// PE
module PE (
    input              clk,
    input              CIM_en,
    input              STDW,  
    input              STDR,  
    input        [5:0] STD_A,  
    input        [3:0] weight_in,  
    input      [255:0] act_in,  
    output reg   [3:0] weight_out,  
    output reg  [13:0] PSUM  
);
For scale: about 260 flip-flops, about 290 I/O pins.
clock: 9.8 ns
lec_check: 0
cap_margin: 20
core_margin: 2
core_utilization: 72
cts_cluster_diameter: 88
cts_cluster_size: 17
place_density_lb_addon: 0.06
setup_slack_margin: 2.48
slew_margin: 20
run.sh (not shown) runs the stock make flow with config.mk's settings and CLKGATE_MAP_FILE=.
The baseline ran to the end with violations: setup timing.
Then changed:
- ABC_AREA: unset -> 1
- CTS_CLUSTER_DIAMETER: 88 -> unset
- CTS_CLUSTER_SIZE: 17 -> 10
- PLACE_DENSITY: unset -> 0.74
- PLACE_DENSITY_LB_ADDON: 0.06 -> unset
- SETUP_SLACK_MARGIN: 2.48 -> unset
- TNS_END_PERCENT: unset -> 5
- clock period: 9.8 -> 7.17 ns (I/O delays scaled with it)
- The changed run reached the layout checks and failed them: setup timing
- via count increases by 19%
- non-clock buffer count rose by 66
- global-route usage rose by 2.1 points
Then changed:
- ABC_AREA: 1 -> unset
- CORE_UTILIZATION: 72 -> 40
- CTS_CLUSTER_SIZE: 10 -> unset
- PLACE_DENSITY: 0.74 -> unset
- TNS_END_PERCENT: 5 -> unset
- clock period: 7.17 -> 18.6 ns (I/O delays scaled with it)
=> The changed run finished with timing, DRC and antenna clean; worst setup slack gains 5.5 ns; final cell count goes down by about a fifth; routed wire length is lower by roughly a tenth; via count drops by a quarter to a third; synthesized area fell by a few percent; sequential cell count does not change; final area came out lower by roughly a tenth; global-route usage went down by 22 points.


PE again, from the RTL that the note above started with.
==> flow/config.mk <==
export PLATFORM = sky130hd
export DESIGN_NAME = PE
export DESIGN_NICKNAME = PE
export VERILOG_FILES = /design/flow/design.v
export SDC_FILE = /design/flow/constraint.sdc
export NUM_CORES = 4
export LEC_CHECK = 0
export CAP_MARGIN = 40
export CELL_PAD_IN_SITES_DETAIL_PLACEMENT = 2
export CORE_MARGIN = 3
export CORE_UTILIZATION = 40
export CTS_CLUSTER_SIZE = 30
export GPL_ROUTABILITY_DRIVEN = 0
export HOLD_SLACK_MARGIN = 0.12
export MAX_ROUTING_LAYER = met4
export PLACE_DENSITY_LB_ADDON = 0.21
export SETUP_SLACK_MARGIN = 0.66
export SLEW_MARGIN = 40
==> flow/constraint.sdc <==
create_clock -name core_clock -period 20.0 [get_ports {clk}]
set_input_delay 4.0000 -clock core_clock [delete_from_list [all_inputs] [get_ports {clk}]]
set_output_delay 4.0000 -clock core_clock [all_outputs]
set_load 0.01 [all_outputs]
The starting point finished with timing, DRC and antenna clean.
Change:
Settings changed: CAP_MARGIN 40 to 20, CELL_PAD_IN_SITES_DETAIL_PLACEMENT 2 to not set, CORE_ASPECT_RATIO set to 1.42, CORE_MARGIN 3 to 2, CORE_UTILIZATION 40 to 44, CTS_CLUSTER_DIAMETER set to 100, CTS_CLUSTER_SIZE 30 to 15, GPL_ROUTABILITY_DRIVEN 0 to not set, HOLD_SLACK_MARGIN 0.12 to not set, MAX_ROUTING_LAYER met4 to not set, PLACE_DENSITY set to 0.69, PLACE_DENSITY_LB_ADDON 0.21 to not set, SETUP_SLACK_MARGIN 0.66 to not set, SLEW_MARGIN 40 to 20, TNS_END_PERCENT set to 15.
After rerunning: The changed run finished with timing, DRC and antenna clean; wire length decreases by a quarter to a third; via count decreases by a few percent; design area decreases slightly; count of clock-buffer cells in the layout decreases by 17; setup slack gains 0.51 ns.
Change:
Settings changed: CORE_ASPECT_RATIO 1.42 to not set, CORE_UTILIZATION 44 to 23, CTS_CLUSTER_DIAMETER 100 to not set, CTS_CLUSTER_SIZE 15 to not set, PLACE_DENSITY 0.69 to not set, TNS_END_PERCENT 15 to not set.
Clock period 20.0 ns to 22.6 ns, I/O delays scaled along.
What happened: Sequential share of layout area decreases by 0.61 points. Hold slack gains 1.1 ns. Synthesized cell count is unchanged. Via count drops by 0.64%. Design area rose by 4.4%. Non-clock buffer count does not change. Routed wire length came out higher by 14%. Utilization went down by 22 points. Global-route usage is lower by 11 points.
Change:
Settings changed: CORE_UTILIZATION 23 to 61.
Clock period 22.6 ns to 13.8 ns, I/O delays scaled along.
Now the flow completed, yet does not pass: negative setup slack.
Final cell count is lower by 19%.
Global-route usage is higher by 20 points.
Setup slack loses 3.9 ns.
Die area is lower by 62%.
Synthesized area is unchanged.
Count of clock-buffer cells in the layout is lower by 3.
